==> 11-21: inputs <==
==> flow/design.v <==
`timescale 1ns / 1ps
module alu_top(
    input             clk,
    input      [31:0] a_in,
    input      [31:0] b_in,
    input      [3:0]  aluc_in,
    output reg [31:0] r_out,
    output reg        zero_out,
    output reg        overflow_out
    );
    reg  [31:0] a_q, b_q;
    reg  [3:0]  aluc_q;
    wire [31:0] r;
    wire        zero, overflow;
    alu u_alu(.a(a_q), .b(b_q), .overflow(overflow), .zero(zero), .r(r), .aluc(aluc_q));
    always @(posedge clk) begin
        a_q          <= a_in;
        b_q          <= b_in;
        aluc_q       <= aluc_in;
        r_out        <= r;
        zero_out     <= zero;
        overflow_out <= overflow;
    end
endmodule

`timescale 1ns / 1ps
module alu(
    input [31:0]a,
    input [31:0]b,
    output overflow,
    output zero,
    output [31:0]r,
    input [3:0] aluc   
    );
    parameter Add    =    3'b000;     
    parameter Addu    =    3'b010;     
    parameter Sub    =     3'b001;     
    parameter Subu    =    3'b011;     
    parameter And    =    3'b100;     
    parameter Or    =    3'b101;     
    parameter Xor    =    3'b110;     
	 parameter Lui1    =    3'b111;     
	 wire signed [31:0] sa=a,sb=b;
	 reg [32:0]result;
always@(*)begin
        case(aluc)
            Addu: begin
                result=a+b;
            end
            Subu: begin
                result=a-b;
            end
            Add: begin
                result=sa+sb;
            end
            Sub: begin
                result=sa-sb;
            end
            And: begin
                result=a&b;
            end
            Or: begin
                result=a|b;
            end
            Xor: begin
                result=a^b;
            end
            Lui1: begin
				result = {b[15:0], 16'b0};
				end
            default:
                result=a+b;
        endcase
    end
    assign r=result[31:0];
    assign zero=(r==32'b0)?1:0;
    assign overflow=result[32];
endmodule
==> flow/run.sh <==
#!/bin/bash
# the make line also repeats each setting of config.mk as NAME=value (left out here)
make -C /OpenROAD-flow-scripts/flow DESIGN_CONFIG=/design/flow/config.mk WORK_HOME=/design/flow/orfs CLKGATE_MAP_FILE= finish
==> flow/config.mk <==
export PLATFORM = sky130hd
export DESIGN_NAME = alu_top
export DESIGN_NICKNAME = alu_top
export VERILOG_FILES = /design/flow/design.v
export SDC_FILE = /design/flow/constraint.sdc
export NUM_CORES = 4
export LEC_CHECK = 0
export CAP_MARGIN = 20
export CORE_MARGIN = 2
export CORE_UTILIZATION = 40
export GPL_ROUTABILITY_DRIVEN = 0
export GPL_TIMING_DRIVEN = 0
export PLACE_DENSITY_LB_ADDON = 0.12
export SLEW_MARGIN = 35
==> flow/constraint.sdc <==
create_clock -name core_clock -period 6.54 [get_ports {clk}]
set_input_delay 1.3080 -clock core_clock [delete_from_list [all_inputs] [get_ports {clk}]]
set_output_delay 1.3080 -clock core_clock [all_outputs]
set_load 0.01 [all_outputs]
==> 02-19: changes against 11-21 <==
CORE_UTILIZATION = 71   (was 40)
CTS_CLUSTER_SIZE = 15   (was default)
GPL_ROUTABILITY_DRIVEN = default   (was 0)
GPL_TIMING_DRIVEN = default   (was 0)
HOLD_SLACK_MARGIN = -0.1   (was default)
PLACE_DENSITY_LB_ADDON = 0.24   (was 0.12)
SETUP_SLACK_MARGIN = -0.41   (was default)
SLEW_MARGIN = 20   (was 35)
==> flow/constraint.sdc (replaced) <==
create_clock -name core_clock -period 4.71 [get_ports {clk}]
set_input_delay 0.9420 -clock core_clock [delete_from_list [all_inputs] [get_ports {clk}]]
set_output_delay 0.9420 -clock core_clock [all_outputs]
set_load 0.01 [all_outputs]
==> comparison table <==
Count of unique library cells instantiated by Yosys: 11-21 84; 02-19 84
Outcome: 11-21 complete, no violations; 02-19 aborted with a tool error
Failing step: 11-21 -; 02-19 4_1_cts
Count of input and output buffers: 11-21 102; 02-19 102
Core area: 11-21 22600 µm²; 02-19 12600 µm²
DIE WIDTH: 11-21 155 µm; 02-19 118 µm
Area after DPL: 11-21 10500 µm²; 02-19 12100 µm²
Post-detail-place hpwl: 11-21 24600 µm; 02-19 33600 µm
Die y size: 11-21 155 µm; 02-19 118 µm
Cell row count: 11-21 55; 02-19 41
Share of the core filled by cells before placement: 11-21 0.406; 02-19 0.726
Number of instances in the placed design: 11-21 1504; 02-19 1598
Chip Area: 11-21 24100 µm²; 02-19 13800 µm²
Worst Setup Slack post-DPL: 11-21 -1.76 ns; 02-19 -1.18 ns

========
==> run H: inputs <==
Starts from the design.v that is shown in full above.
make LEC_CHECK=0 CAP_MARGIN=20 CORE_ASPECT_RATIO=0.5 CORE_MARGIN=8 CORE_UTILIZATION=58 SLEW_MARGIN=20 TNS_END_PERCENT=5 finish   # period 6.0 ns
run.sh (not shown) runs the stock make flow with config.mk's settings and CLKGATE_MAP_FILE=.
==> run A (differences from run H) <==
CORE_ASPECT_RATIO = not set   (was 0.5)
CORE_MARGIN = 2   (was 8)
CORE_UTILIZATION = 71   (was 58)
CTS_CLUSTER_DIAMETER = 48   (was not set)
CTS_CLUSTER_SIZE = 79   (was not set)
PLACE_DENSITY_LB_ADDON = 0.24   (was not set)
SETUP_SLACK_MARGIN = -0.41   (was not set)
TNS_END_PERCENT = not set   (was 5)
==> flow/constraint.sdc (replaced) <==
create_clock -name core_clock -period 4.71 [get_ports {clk}]
set_input_delay 0.9420 -clock core_clock [delete_from_list [all_inputs] [get_ports {clk}]]
set_output_delay 0.9420 -clock core_clock [all_outputs]
set_load 0.01 [all_outputs]
==> run D (differences from run H) <==
CORE_ASPECT_RATIO = not set   (was 0.5)
CORE_MARGIN = 2   (was 8)
CORE_UTILIZATION = 66   (was 58)
TNS_END_PERCENT = not set   (was 5)
==> flow/constraint.sdc (replaced) <==
create_clock -name core_clock -period 4.88 [get_ports {clk}]
set_input_delay 0.9760 -clock core_clock [delete_from_list [all_inputs] [get_ports {clk}]]
set_output_delay 0.9760 -clock core_clock [all_outputs]
set_load 0.01 [all_outputs]
==> results <==
metric                                                                     run A                       run D       run H
Result of the run                                         stopped before the end  complete, but fails checks  no timing/DRC/antenna violations
Last stage reached                                          clock tree synthesis                           -           -
Layout check failures                                                          -        negative setup slack           -
Clock sink count                                                               -                         102         102
Power Total                                                                    -                     3.41 mW     2.49 mW
Critical path data required time                                               -                     5.18 ns     6.30 ns
Met1 demand-to-capacity share in global routing                                -                       0.609       0.379
Final Hold Violating Endpoints                                                 -                           0           0
Worst Skew                                                                     -                   0.0127 ns  0.00715 ns
Site row count                                                                41                          43          32
H-tree levels                                                                  -                           3           3
Clock network area share                                                       -                      0.0238      0.0294
Leakage Power                                                                  -                     5.77 nW     4.83 nW
Floorplan die width                                                       118 µm                      122 µm      194 µm
Non-clock buffers, area share                                                  -                       0.218       0.115
Insertion delay to the later sink of the worst-skew pair                       -                     0.38 ns     0.36 ns
Peak VDD IR                                                                    -                    0.367 mV    0.151 mV
Start-to-end type of the worst setup path                                      -                  reg -> reg  reg -> reg
Seq. pwr                                                                       -                      995 µW      816 µW
Power figures rest on the tool's default switching activity, not on a simulated workload.
